// MOTOR_TOP
module MOTOR_TOP#(   
    parameter C_AXI_ID_WIDTH       = 4,         
    parameter C_AXI_ADDR_WIDTH     = 16,        
    parameter C_AXI_DATA_WIDTH     = 64,        
    parameter C_AXI_NBURST_SUPPORT = 1'b0,      
    parameter C_AXI_BURST_TYPE     = 2'b00,     
    parameter WATCH_DOG_WIDTH      = 12,         
    parameter C_ADDR_SUMOFFSET     =   32'h0000_1000,
    parameter C_ADDR_MOTOR2ETH     =   32'h0000_0000,       
    parameter C_ADDR_ETH2MOTOR     =   32'hE000_0000    
)(    
    input                               sys_clk,
    input                               sys_rst,
   	output                            	saxi_wready,  
   	input [C_AXI_ID_WIDTH-1:0]        	saxi_wid,     
   	input [C_AXI_ADDR_WIDTH-1:0]      	saxi_waddr,   
   	input [7:0]                       	saxi_wlen,    
   	input [2:0]                       	saxi_wsize,   
   	input [1:0]                       	saxi_wburst,  
   	input [1:0]                       	saxi_wlock,   
   	input [3:0]                       	saxi_wcache,  
   	input [2:0]                       	saxi_wprot,   
   	input                             	saxi_wvalid,  
   	output                            	saxi_wd_wready,   
   	input [C_AXI_DATA_WIDTH-1:0]      	saxi_wd_wdata,     
  ...
Size in the first run: roughly 350 flip-flops, ~500 I/O pins.
==> flow/config.mk <==
export PLATFORM = sky130hd
export DESIGN_NAME = MOTOR_TOP
export DESIGN_NICKNAME = MOTOR_TOP
export VERILOG_FILES = /design/flow/design.v
export SDC_FILE = /design/flow/constraint.sdc
export NUM_CORES = 4
export LEC_CHECK = 0
export CAP_MARGIN = 40
export CORE_MARGIN = 2
export CORE_UTILIZATION = 72
export CTS_CLUSTER_SIZE = 13
export HOLD_SLACK_MARGIN = -0.06
export PLACE_DENSITY_LB_ADDON = 0.24
export SETUP_SLACK_MARGIN = 0.72
export SLEW_MARGIN = 40
==> flow/constraint.sdc <==
create_clock -name core_clock -period 5.04 [get_ports {sys_clk}]
set_input_delay 1.0080 -clock core_clock [delete_from_list [all_inputs] [get_ports {sys_clk}]]
set_output_delay 1.0080 -clock core_clock [all_outputs]
set_load 0.01 [all_outputs]
run.sh (not shown) runs the stock make flow with config.mk's settings and CLKGATE_MAP_FILE=.
Edit:
Settings changed: CAP_MARGIN 40 to 20, CORE_UTILIZATION 72 to 40, CTS_CLUSTER_SIZE 13 to not set, HOLD_SLACK_MARGIN -0.06 to not set, PLACE_DENSITY_LB_ADDON 0.24 to not set, SETUP_SLACK_MARGIN 0.72 to -0.02, SLEW_MARGIN 40 to 20.
Clock period 5.04 ns to 8.67 ns, I/O delays scaled along.
What happened:
- area after synthesis does not change
- sequential share of layout area rose by 0.40 points
- worst setup slack improves by 530 ps
- core utilization fell by 38 points
- total power fell by 40%
- global-route usage fell by 15 points
Edit:
Settings changed: CORE_UTILIZATION 40 to 54, SETUP_SLACK_MARGIN -0.02 to not set.
Clock period 8.67 ns to 9.95 ns, I/O delays scaled along.
The new run completed with no timing, DRC or antenna violations.
Power came out lower by 14%.
Worst setup slack is better by 440 ps.
Routed wire length came out lower by 2.1%.
Global-route usage came out higher by 6.4 points.
Die area came out lower by 25%.
Via count barely changes.
Edit:
Settings changed: ABC_AREA set to 1, CELL_PAD_IN_SITES_DETAIL_PLACEMENT set to 2, CORE_UTILIZATION 54 to 40, GPL_ROUTABILITY_DRIVEN set to 0, MIN_ROUTING_LAYER set to met1, SETUP_SLACK_MARGIN set to -0.96.
=> The changed run went through all stages and came out clean. Clock-buffer cell count came out lower by 5. Final area came out higher by a little under a tenth. Routed wire length climbs by well over a third. Final cell count goes up by a quarter to a third. Worst hold slack improved by 3.2 ps.

* * *

## exp/pepper
Starting RTL as in the previous note.
make LEC_CHECK=0 CAP_MARGIN=0 CORE_MARGIN=2 CORE_UTILIZATION=72 CTS_CLUSTER_SIZE=13 HOLD_SLACK_MARGIN=0.29 PLACE_DENSITY_LB_ADDON=0.24 SETUP_SLACK_MARGIN=0.72 SLEW_MARGIN=40 finish   # period 5.04 ns
exp/pepper: all stages complete, timing, DRC and antenna checks passed
Modified inputs, exp/nickel compared to exp/pepper
- PLACE_DENSITY_LB_ADDON: 0.24 -> unset
- HOLD_SLACK_MARGIN: 0.29 -> unset
- CTS_CLUSTER_SIZE: 13 -> unset
- CAP_MARGIN: 0 -> 20
- CORE_UTILIZATION: 72 -> 40
- SLEW_MARGIN: 40 -> 20
- SETUP_SLACK_MARGIN: 0.72 -> unset
- the clock period (ns, I/O delays scaled along): 5.04 -> 5.62
--- outcome ---
In the tables for exp/pepper and exp/nickel, number of placed cells counting well taps reads lower with exp/pepper.
exp/nickel vs exp/pepper on global router's overall resource usage: exp/nickel is the lower one.
Lower number of global-route vias before repair goes to exp/nickel over exp/pepper.
exp/pepper has a lower insertion delay of the later-clocked pin in the worst-skew pair than exp/nickel.
Sequential share of layout area across exp/pepper and exp/nickel: no real change.
The final reports for exp/nickel and exp/pepper show non-clock buffer contribution to total cell area lower in the former.
Routed wire length on exp/nickel is ahead of exp/pepper.
Re count of clock-buffer cells in the layout: exp/nickel is 8 up on exp/pepper.
Input changes introduced in exp/yarrow (baseline for comparison: exp/nickel):
- a change of the clock period (ns, I/O delays scaled along) from 5.62 to 10.0
[summary]
In terms of via count of the first global-routing pass, exp/nickel and exp/yarrow differ only marginally.
Comparing exp/nickel with exp/yarrow, the simple-gate area share of the yosys netlist came out essentially unchanged.
Compared with exp/nickel, exp/yarrow improves worst setup slack.
exp/yarrow: proportion of cell area occupied by registers is 0.49 points higher than what exp/nickel reported.
Sequential share of power in exp/yarrow is 3.6 points higher than in exp/nickel
Relative to exp/nickel, area growth from synthesis to layout decreased by 1.7 points in exp/yarrow.
Reported for exp/yarrow and exp/nickel, count of input and output buffers turned out identical to the last digit.
Count of non-CTS buffers in the layout (exp/yarrow vs. exp/nickel) decreases by a little under 10%

* * *

MOTOR_TOP again, from the RTL that the note above started with.
## MOTOR_TOP
module MOTOR_TOP#(   
    parameter C_AXI_ID_WIDTH       = 4,         
    parameter C_AXI_ADDR_WIDTH     = 16,        
    parameter C_AXI_DATA_WIDTH     = 64,        
    parameter C_AXI_NBURST_SUPPORT = 1'b0,      
    parameter C_AXI_BURST_TYPE     = 2'b00,     
    parameter WATCH_DOG_WIDTH      = 12,         
    parameter C_ADDR_SUMOFFSET     =   32'h0000_1000,
    parameter C_ADDR_MOTOR2ETH     =   32'h0000_0000,       
    parameter C_ADDR_ETH2MOTOR     =   32'hE000_0000    
)(    
    input                               sys_clk,
    input                               sys_rst,
   	output                            	saxi_wready,  
   	input [C_AXI_ID_WIDTH-1:0]        	saxi_wid,     
   	input [C_AXI_ADDR_WIDTH-1:0]      	saxi_waddr,   
   	input [7:0]                       	saxi_wlen,    
   	input [2:0]                       	saxi_wsize,   
   	input [1:0]                       	saxi_wburst,  
   	input [1:0]                       	saxi_wlock,   
   	input [3:0]                       	saxi_wcache,  
   	input [2:0]                       	saxi_wprot,   
   	input                             	saxi_wvalid,  
  ...
clock: 8.12 ns
lec_check: 0
cap_margin: 20
cell_pad_in_sites_detail_placement: 1
cell_pad_in_sites_global_placement: 0
core_margin: 9
core_utilization: 72
gpl_routability_driven: 1
gpl_timing_driven: 0
hold_slack_margin: 0.18
min_routing_layer: met1
place_density_lb_addon: 0.25
setup_slack_margin: 0.63
slew_margin: 20
tns_end_percent: 75
The starting point never finished: it broke off in detailed placement.
Change:
- CELL_PAD_IN_SITES_DETAIL_PLACEMENT: 1 -> not set
- CELL_PAD_IN_SITES_GLOBAL_PLACEMENT: 0 -> not set
- CORE_MARGIN: 9 -> 2
- CORE_UTILIZATION: 72 -> 40
- GPL_ROUTABILITY_DRIVEN: 1 -> not set
- GPL_TIMING_DRIVEN: 0 -> not set
- HOLD_SLACK_MARGIN: 0.18 -> not set
- MIN_ROUTING_LAYER: met1 -> not set
- PLACE_DENSITY_LB_ADDON: 0.25 -> not set
- SETUP_SLACK_MARGIN: 0.63 -> not set
- TNS_END_PERCENT: 75 -> not set
- clock period: 8.12 -> 8.67 ns (I/O delays scaled with it)
Result: Now the flow ran to the end with no violations. Die size goes up by about 50%. Area after synthesis does not change. Synthesized cell count is unchanged.

* * *

## tundra
Starting RTL as in the previous note.
Settings: LEC_CHECK=0, ABC_AREA=1, CAP_MARGIN=20, CORE_ASPECT_RATIO=1.45, CORE_MARGIN=2, CORE_UTILIZATION=70, CTS_CLUSTER_DIAMETER=42, CTS_CLUSTER_SIZE=16, GPL_ROUTABILITY_DRIVEN=1, MIN_ROUTING_LAYER=met1, PLACE_DENSITY_LB_ADDON=0.27, SETUP_SLACK_MARGIN=0.65, SLEW_MARGIN=20; clock period 4.82 ns.
tundra has completed all stages; timing, DRC and antenna checks passed.
## Diff of input files: raven against tundra
# tundra
export LEC_CHECK = 0
export ABC_AREA = 1
export CAP_MARGIN = 20
export CORE_ASPECT_RATIO = 1.45
export CORE_MARGIN = 2
export CORE_UTILIZATION = 70
export CTS_CLUSTER_DIAMETER = 42
export CTS_CLUSTER_SIZE = 16
export GPL_ROUTABILITY_DRIVEN = 1
export MIN_ROUTING_LAYER = met1
export PLACE_DENSITY_LB_ADDON = 0.27
export SETUP_SLACK_MARGIN = 0.65
export SLEW_MARGIN = 20
create_clock -name core_clock -period 4.82 [get_ports {sys_clk}]
# raven
export LEC_CHECK = 0
export CAP_MARGIN = 20
export CORE_ASPECT_RATIO = 1.45
export CORE_MARGIN = 3
export CORE_UTILIZATION = 60
export CTS_CLUSTER_SIZE = 16
export GPL_ROUTABILITY_DRIVEN = 1
export MIN_ROUTING_LAYER = met1
export PLACE_DENSITY_LB_ADDON = 0.27
export SETUP_SLACK_MARGIN = 0.65
export SLEW_MARGIN = 20
create_clock -name core_clock -period 3.01 [get_ports {sys_clk}]
### Flow results
- raven: all stages done; final checks FAILED (setup timing).
- tundra reports its startpoint-to-endpoint class of the critical path as register to output port while raven reports register to register.
- Side by side, post-synthesis instance area turned out lower in raven than in tundra.
- Compared with tundra, in raven number of inserted filler cells in the final layout grew by 16%, first-pass GRT wire length shrank by about 6%, number of iterations in the first detailed-routing pass grew by 2.
diff inputs: raven => delta
# raven
export LEC_CHECK = 0
export CAP_MARGIN = 20
export CORE_ASPECT_RATIO = 1.45
export CORE_MARGIN = 3
export CORE_UTILIZATION = 60
export CTS_CLUSTER_SIZE = 16
export GPL_ROUTABILITY_DRIVEN = 1
export MIN_ROUTING_LAYER = met1
export PLACE_DENSITY_LB_ADDON = 0.27
export SETUP_SLACK_MARGIN = 0.65
export SLEW_MARGIN = 20
create_clock -name core_clock -period 3.01 [get_ports {sys_clk}]
# delta
export LEC_CHECK = 0
export ABC_AREA = 1
export CAP_MARGIN = 20
export CORE_ASPECT_RATIO = 1.16
export CORE_MARGIN = 2
export CORE_UTILIZATION = 71
export CTS_CLUSTER_SIZE = 16
export GPL_ROUTABILITY_DRIVEN = 1
export MIN_ROUTING_LAYER = met1
export PLACE_DENSITY_LB_ADDON = 0.27
export SETUP_SLACK_MARGIN = 0.65
export SLEW_MARGIN = 20
create_clock -name core_clock -period 4.91 [get_ports {sys_clk}]
## What came out
delta vs raven — number of instances in the synthesized netlist climbed by more than a quarter
Count of inserted antenna diode cells was higher in raven than in delta.
From raven to delta the numbers moved as follows: cell total in the yosys stat output up about 26%; area growth from synthesis to final layout decreased 11 points; instance count on the critical path fell by 13; cell count rose 398.
Higher power goes to raven over delta.
Of delta and raven, the higher switching portion of total power belongs to delta.
The final layout from delta, which completed every stage, passed the timing, design-rule and antenna checks at the end of the flow.
Inputs modified between delta and xenon:
# delta
export LEC_CHECK = 0
export ABC_AREA = 1
export CAP_MARGIN = 20
export CORE_ASPECT_RATIO = 1.16
export CORE_MARGIN = 2
export CORE_UTILIZATION = 71
export CTS_CLUSTER_SIZE = 16
export GPL_ROUTABILITY_DRIVEN = 1
export MIN_ROUTING_LAYER = met1
export PLACE_DENSITY_LB_ADDON = 0.27
export SETUP_SLACK_MARGIN = 0.65
export SLEW_MARGIN = 20
create_clock -name core_clock -period 4.91 [get_ports {sys_clk}]
# xenon
export LEC_CHECK = 0
export CAP_MARGIN = 20
export CORE_ASPECT_RATIO = 1.45
export CORE_MARGIN = 2
export CORE_UTILIZATION = 33
export CTS_CLUSTER_SIZE = 16
export GPL_ROUTABILITY_DRIVEN = 1
export MIN_ROUTING_LAYER = met1
export PLACE_DENSITY_LB_ADDON = 0.27
export SETUP_SLACK_MARGIN = 0.65
export SLEW_MARGIN = 20
create_clock -name core_clock -period 7.2 [get_ports {sys_clk}]
Findings:
Summary — switching share of total power, xenon relative to delta: lower, by 4.7 points. delta has a lower hold slack than xenon. Compared with delta, in xenon combined global-route utilization of all metal layers now sits lower, area occupied by registers about even. Number of sequential storage elements came out exactly the same in delta and xenon. Changes observed in xenon relative to delta: average wire per cell in the routed design fell by about 3.4%, final total power fell by 37%.
Power and IR drop assume default switching activity.
